// fft16
module fft16 (
    input  wire              clk,
    input  wire              rst_n,
    input  wire              start,
    input  wire signed [8:0] din_i,
    input  wire signed [8:0] din_q,
    output wire              ready,
    output wire              dout_valid,
    output wire signed [8:0] dout_i,
    output wire signed [8:0] dout_q
);
wire signed [8:0] fifo1_dout_i, fifo1_dout_q, fifo2_dout_i, fifo2_dout_q;
fft #(.SAMPLE_WORD_LENGTH(9), .SAMPLE_INT_LENGTH(0), .SAMPLE_FLOAT_LENGTH(8), .FIFO_DEPTH(16)) u_fft (
    .fifo1_dout_i (fifo1_dout_i),
    .fifo1_dout_q (fifo1_dout_q),
    .fifo2_dout_i (fifo2_dout_i),
    .fifo2_dout_q (fifo2_dout_q),
    .din_i        (din_i),
    .din_q        (din_q),
    .strt_pulse   (start),
    .valid_in     (1'b1),
    .rst          (rst_n),
    .clk          (clk),
    .idle         (ready),
    .res_valid    (dout_valid),
    .res_i        (dout_i),
    .res_q        (dout_q)
);
endmodule
For scale: ~4800 cells after synthesis, about 740 flip-flops, about 53000 um^2 of cells after synthesis.
clock: 5.91 ns
lec_check: 0
cap_margin: 20
cell_pad_in_sites_global_placement: 1
core_margin: 2
core_utilization: 33
cts_cluster_size: 91
gpl_routability_driven: 0
setup_slack_margin: 0.78
slew_margin: 15
tns_end_percent: 20
run.sh (not shown) runs the stock make flow with config.mk's settings and CLKGATE_MAP_FILE=.
The first run produced a layout that fails on negative setup slack.
Change:
- CELL_PAD_IN_SITES_GLOBAL_PLACEMENT: 1 -> unset
- CORE_UTILIZATION: 33 -> 62
- CTS_CLUSTER_SIZE: 91 -> unset
- GPL_ROUTABILITY_DRIVEN: 0 -> unset
- SETUP_SLACK_MARGIN: 0.78 -> unset
- SLEW_MARGIN: 15 -> 20
- TNS_END_PERCENT: 20 -> unset
- clock period: 5.91 -> 9.88 ns (I/O delays scaled with it)
Outcome: The new run produced a layout that fails on negative setup slack. Wire length decreases by about 9%. Register-to-register slack is better by 3800 ps. Cell area shrinks by about 8%. Via count came out lower by 1.2%. Worst hold slack gets better by 3.7 ps. Worst setup slack improves by 3800 ps. First-iteration DRC count is higher by 45%. Synthesized cell count is unchanged.
Change:
- CORE_UTILIZATION: 62 -> 72
- CTS_CLUSTER_SIZE: unset -> 47
- clock period: 9.88 -> 9.58 ns (I/O delays scaled with it)
The changed run finished but failed the layout checks on negative setup slack.
Sequential share of layout area went down by 1.1 points.
Global-route usage went up by 11 points.
Maximum frequency went down by a few percent.
Change:
- CORE_UTILIZATION: 72 -> 40
- CTS_CLUSTER_SIZE: 47 -> unset
- clock period: 9.58 -> 10.0 ns (I/O delays scaled with it)
What happened:
- Now the flow finished clean
- global-route usage shrinks by 23 points
- critical path depth shrinks by 3
- routed wire length shrinks by about 15%
- worst setup slack improved by 840 ps
- first-iteration DRC count shrinks by about 40%

---

build 91:
Starting RTL as in the previous note.
==> flow/config.mk <==
export PLATFORM = sky130hd
export DESIGN_NAME = fft16
export DESIGN_NICKNAME = fft16
export VERILOG_FILES = /design/flow/design.v
export SDC_FILE = /design/flow/constraint.sdc
export NUM_CORES = 4
export LEC_CHECK = 0
export CAP_MARGIN = 20
export CELL_PAD_IN_SITES_GLOBAL_PLACEMENT = 1
export CORE_MARGIN = 2
export CORE_UTILIZATION = 46
export CTS_CLUSTER_SIZE = 91
export GPL_ROUTABILITY_DRIVEN = 0
export SETUP_SLACK_MARGIN = 0.78
export SLEW_MARGIN = 10
export TNS_END_PERCENT = 20
==> flow/constraint.sdc <==
create_clock -name core_clock -period 15.9 [get_ports {clk}]
set_input_delay 3.1800 -clock core_clock [delete_from_list [all_inputs] [get_ports {clk}]]
set_output_delay 3.1800 -clock core_clock [all_outputs]
set_load 0.01 [all_outputs]
Build 91 ran to completion and came out clean on the timing, design-rule and antenna checks.
Setup changes, build 91 to build 35
# build 91
export LEC_CHECK = 0
export CAP_MARGIN = 20
export CELL_PAD_IN_SITES_GLOBAL_PLACEMENT = 1
export CORE_MARGIN = 2
export CORE_UTILIZATION = 46
export CTS_CLUSTER_SIZE = 91
export GPL_ROUTABILITY_DRIVEN = 0
export SETUP_SLACK_MARGIN = 0.78
export SLEW_MARGIN = 10
export TNS_END_PERCENT = 20
create_clock -name core_clock -period 15.9 [get_ports {clk}]
# build 35
export LEC_CHECK = 0
export ABC_AREA = 1
export CAP_MARGIN = 35
export CELL_PAD_IN_SITES_GLOBAL_PLACEMENT = 1
export CORE_MARGIN = 2
export CORE_UTILIZATION = 33
export CTS_CLUSTER_SIZE = 91
export GPL_ROUTABILITY_DRIVEN = 0
export GPL_TIMING_DRIVEN = 0
export SETUP_SLACK_MARGIN = 0.78
export SLEW_MARGIN = 15
export TNS_END_PERCENT = 20
create_clock -name core_clock -period 5.91 [get_ports {clk}]
==> comparison <==
As far as final hold slack is concerned, build 35 and build 91 perform about the same.
Build 35 ran in full, but the layout does not pass; the checks complain about negative setup slack.
Of the two values seen for first element of the critical path, u_fft.ctrl_U0.counter_r[0] was produced by build 91 and u_fft.ctrl_U0.current_state[2] by build 35.
Delta (build 35 minus build 91): buffer and inverter count on the worst path up 9; post-synthesis cell count from yosys has increased.
Build 35 against build 91: layout net count went up 1449; worst setup slack after placement went down 9380 ps.
The higher antenna diode count of build 35 and build 91 is in build 91.
### build 35 -> build 19
# build 35
export LEC_CHECK = 0
export ABC_AREA = 1
export CAP_MARGIN = 35
export CELL_PAD_IN_SITES_GLOBAL_PLACEMENT = 1
export CORE_MARGIN = 2
export CORE_UTILIZATION = 33
export CTS_CLUSTER_SIZE = 91
export GPL_ROUTABILITY_DRIVEN = 0
export GPL_TIMING_DRIVEN = 0
export SETUP_SLACK_MARGIN = 0.78
export SLEW_MARGIN = 15
export TNS_END_PERCENT = 20
create_clock -name core_clock -period 5.91 [get_ports {clk}]
# build 19
export LEC_CHECK = 0
export CAP_MARGIN = 20
export CORE_MARGIN = 2
export CORE_UTILIZATION = 46
export CTS_CLUSTER_SIZE = 91
export SLEW_MARGIN = 15
create_clock -name core_clock -period 10.0 [get_ports {clk}]
Results
- Both conditions hold for build 19: the flow ran to the end and the final layout passed the timing, design-rule and antenna checks.
- Build 19 vs build 35 — half-perimeter wire length of the detailed placement result dropped 17%.
- Per the comparison of build 19 with build 35, simple-gate portion of the synthesized area has decreased; post-synthesis sequential area ratio went up by 1.3 points.
- On worst-case setup margin in the final layout: build 19 sits above build 35.
- Build 19: post-placement worst setup slack 5440 ps above build 35
The following lists how build 33 was set up differently from build 19:
# build 19
export LEC_CHECK = 0
export CAP_MARGIN = 20
export CORE_MARGIN = 2
export CORE_UTILIZATION = 46
export CTS_CLUSTER_SIZE = 91
export SLEW_MARGIN = 15
create_clock -name core_clock -period 10.0 [get_ports {clk}]
# build 33
export LEC_CHECK = 0
export CAP_MARGIN = 20
export CORE_MARGIN = 2
export CORE_UTILIZATION = 64
export SETUP_SLACK_MARGIN = 1.52
export SLEW_MARGIN = 20
create_clock -name core_clock -period 5.52 [get_ports {clk}]
Results
Summary of build 33 over build 19: total die size now smaller; met1 usage now larger.
Delta(met2 wire length, build 33 - build 19) > 0
Although build 33 finished all stages, its layout failed final checks on negative setup slack.
